## run A
==> flow/design.v (excerpt) <==
module dlf_core (
   input             clk,
   input             rstn,
   input             dlf_en,
   input  [4:0]      tdc_dout,
   input  [17:0]     dlf_a2,
   input  [17:0]     dlf_a3,
   input  [17:0]     dlf_b1,
   input  [17:0]     dlf_b2,
   input  [14:0]     dlf_sdm_nc_in,
   output [15:0]     dlf_out,
   output            dlf_valid
   );
clock: 16.7 ns
lec_check: 0
cap_margin: 5
core_margin: 2
core_utilization: 72
cts_cluster_size: 48
hold_slack_margin: 0.29
setup_slack_margin: 2.29
slew_margin: 20
run.sh (not shown) runs the stock make flow with config.mk's settings and CLKGATE_MAP_FILE=.
The flow completed for run A, but it is not clean: the layout still shows negative setup slack.
Setup changes, run A to run B
Settings: SETUP_SLACK_MARGIN: 2.29 -> unset; CORE_UTILIZATION: 72 -> 11; CAP_MARGIN: 5 -> 20; CTS_CLUSTER_SIZE: 48 -> unset; HOLD_SLACK_MARGIN: 0.29 -> unset; the clock period (ns, I/O delays scaled along): 16.7 -> 37.5.
Findings:
Run B: full flow OK, the timing, design-rule and antenna checks passed. Per the comparison of run B with run A, routed wire length on met3 went down by 5.7 mm; wire length shows an increase of 3.8%. Compared with run A, run B shows a higher row count. From run A to run B the numbers moved as follows: utilization shrank by 73 points; sequential portion of the cell area held steady; clock edge transition at the registers on the reported setup and hold paths held steady.

========
dlf_core again, from the RTL that the note above started with.
Settings: LEC_CHECK=0, ABC_AREA=0, CAP_MARGIN=20, CELL_PAD_IN_SITES_GLOBAL_PLACEMENT=0, CORE_ASPECT_RATIO=1.46, CORE_MARGIN=2, CORE_UTILIZATION=71, CTS_CLUSTER_DIAMETER=143, GPL_ROUTABILITY_DRIVEN=1, MAX_ROUTING_LAYER=met4, MIN_ROUTING_LAYER=met1, PLACE_DENSITY_LB_ADDON=0.09, SETUP_SLACK_MARGIN=3.87, SLEW_MARGIN=20; clock period 20.4 ns.
The starting point completed with no timing, DRC or antenna violations.
Edit:
Settings changed: ABC_AREA 0 to unset, CELL_PAD_IN_SITES_GLOBAL_PLACEMENT 0 to unset, CORE_ASPECT_RATIO 1.46 to unset, CTS_CLUSTER_DIAMETER 143 to unset, GPL_ROUTABILITY_DRIVEN 1 to unset, HOLD_SLACK_MARGIN set to -0.05, MAX_ROUTING_LAYER met4 to unset, MIN_ROUTING_LAYER met1 to unset, PLACE_DENSITY_LB_ADDON 0.09 to unset, SETUP_SLACK_MARGIN 3.87 to unset.
Clock period 20.4 ns to 13.7 ns, I/O delays scaled along.
Now the flow completed and failed the layout checks on setup timing.
Clock skew climbs by 0.0096 ns.
Wire length climbs by a few percent.
Die area stays flat.
Cell count climbs by a few percent.
Cell area climbs by a few percent.
Hold slack is better by 0.0078 ns.
Edit:
Settings changed: CORE_UTILIZATION 71 to 40, CTS_CLUSTER_DIAMETER set to 81, GPL_TIMING_DRIVEN set to 0, HOLD_SLACK_MARGIN -0.05 to unset.
Clock period 13.7 ns to 25.0 ns, I/O delays scaled along.
What happened:
- The changed run passed the timing, design-rule and antenna checks
- critical path depth is unchanged
- worst setup slack gets better by 5.8 ns
- die size came out higher by 76%
- hold slack gets worse by 0.0063 ns
- via count came out lower by 7.1%
- final cell count came out higher by 3.9%
- flip-flop count stays the same
- routed wire length came out higher by 6.8%
Edit:
Settings changed: ABC_AREA set to 1, CAP_MARGIN 20 to 40, GPL_ROUTABILITY_DRIVEN set to 0, MAX_ROUTING_LAYER set to met4, TNS_END_PERCENT set to 25.
Outcome: Critical path depth went up by 9. Clock-buffer cell count went up by 5. Flip-flop count stays the same. Cell count went up by a little under a tenth. First-iteration DRC count went down slightly. Routed wire length went up by a few percent. Setup slack gains 0.49 ns.
Edit:
Settings changed: ABC_AREA 1 to unset, CAP_MARGIN 40 to 20, CTS_CLUSTER_DIAMETER 81 to unset, GPL_ROUTABILITY_DRIVEN 0 to unset, GPL_TIMING_DRIVEN 0 to unset, MAX_ROUTING_LAYER met4 to unset, SETUP_SLACK_MARGIN set to -1.83, TNS_END_PERCENT 25 to unset.
Clock period 25.0 ns to 24.1 ns, I/O delays scaled along.
What happened: The new run ran to the end with no violations. Setup slack degrades by 0.77 ns. Non-clock buffer count falls by 177. Sequential share of layout area hardly moves. Hold slack hardly moves. Synthesized cell count came out lower by 8.8%. Core utilization shrinks by 0.53 points. Routed wire length drops by 15%. Register-to-register slack is worse by 1.1 ns.
Edit:
Settings changed: SETUP_SLACK_MARGIN -1.83 to unset.
Clock period 24.1 ns to 25.0 ns, I/O delays scaled along.
Effect:
- flip-flop count stays the same
- critical path depth rose by 2

========
Starting RTL as in the previous note.
Settings: LEC_CHECK=0, ABC_AREA=1, CAP_MARGIN=20, CELL_PAD_IN_SITES_GLOBAL_PLACEMENT=0, CORE_ASPECT_RATIO=0.97, CORE_MARGIN=2, CORE_UTILIZATION=72, CTS_CLUSTER_DIAMETER=25, GPL_ROUTABILITY_DRIVEN=0, HOLD_SLACK_MARGIN=-0.05, MAX_ROUTING_LAYER=met4, MIN_ROUTING_LAYER=met1, PLACE_DENSITY=0.35, SETUP_SLACK_MARGIN=-0.92, SLEW_MARGIN=20; clock period 13.8 ns.
The starting point ran to the end with violations: setup timing.
Rerun with:
- ABC_AREA: 1 -> not set
- CELL_PAD_IN_SITES_GLOBAL_PLACEMENT: 0 -> not set
- CORE_ASPECT_RATIO: 0.97 -> not set
- CORE_UTILIZATION: 72 -> 22
- CTS_CLUSTER_DIAMETER: 25 -> not set
- GPL_ROUTABILITY_DRIVEN: 0 -> not set
- HOLD_SLACK_MARGIN: -0.05 -> not set
- MAX_ROUTING_LAYER: met4 -> not set
- MIN_ROUTING_LAYER: met1 -> not set
- PLACE_DENSITY: 0.35 -> not set
- SETUP_SLACK_MARGIN: -0.92 -> not set
- clock period: 13.8 -> 32.9 ns (I/O delays scaled with it)
Result: With this change the flow finished clean. Core utilization is lower by 65 points. Clock-buffer cell count drops by 35. Global-route usage came out lower by 36 points. Synthesized cell count falls by 8.8%. Final area fell by 9.0%.
Rerun with:
- CORE_UTILIZATION: 22 -> 40
- clock period: 32.9 -> 24.1 ns (I/O delays scaled with it)
Result: The new run produced a clean layout. Cell area drops by about 2.8%. Routed wire length decreases by about 1.2%. Count of clock-buffer cells in the layout rises by 6. Via count came out higher by 1.4%. Synthesized cell count stays the same. Register-to-register slack got worse by 7.3 ns.
Rerun with:
- SLEW_MARGIN: 20 -> 35
- TNS_END_PERCENT: not set -> 75
- clock period: 24.1 -> 25.0 ns (I/O delays scaled with it)
Outcome: The changed run produced a clean layout. Global-route usage goes down by 0.23 points. Wire length falls slightly. Area after synthesis stays the same. Hold slack is worse by 0.0077 ns. Non-clock buffer count is higher by 4. Cell area decreases slightly. Worst setup slack improves by 0.37 ns. Clock-buffer cell count decreases by 1.
Rerun with:
- ABC_AREA: not set -> 1
- CAP_MARGIN: 20 -> 15
- CORE_ASPECT_RATIO: not set -> 0.7
- MAX_ROUTING_LAYER: not set -> met4
- TNS_END_PERCENT: 75 -> 15
Outcome: Count of clock-buffer cells in the layout increases by 1. Sequential share of layout area stays flat. Register-to-register slack gets better by 0.68 ns. Final cell count grows by 7.3%. Utilization barely changes. Via count came out higher by 6.9%. Synthesized cell count increases by 9.6%. Routed wire length rises by 17%. Design area came out lower by 0.69%.
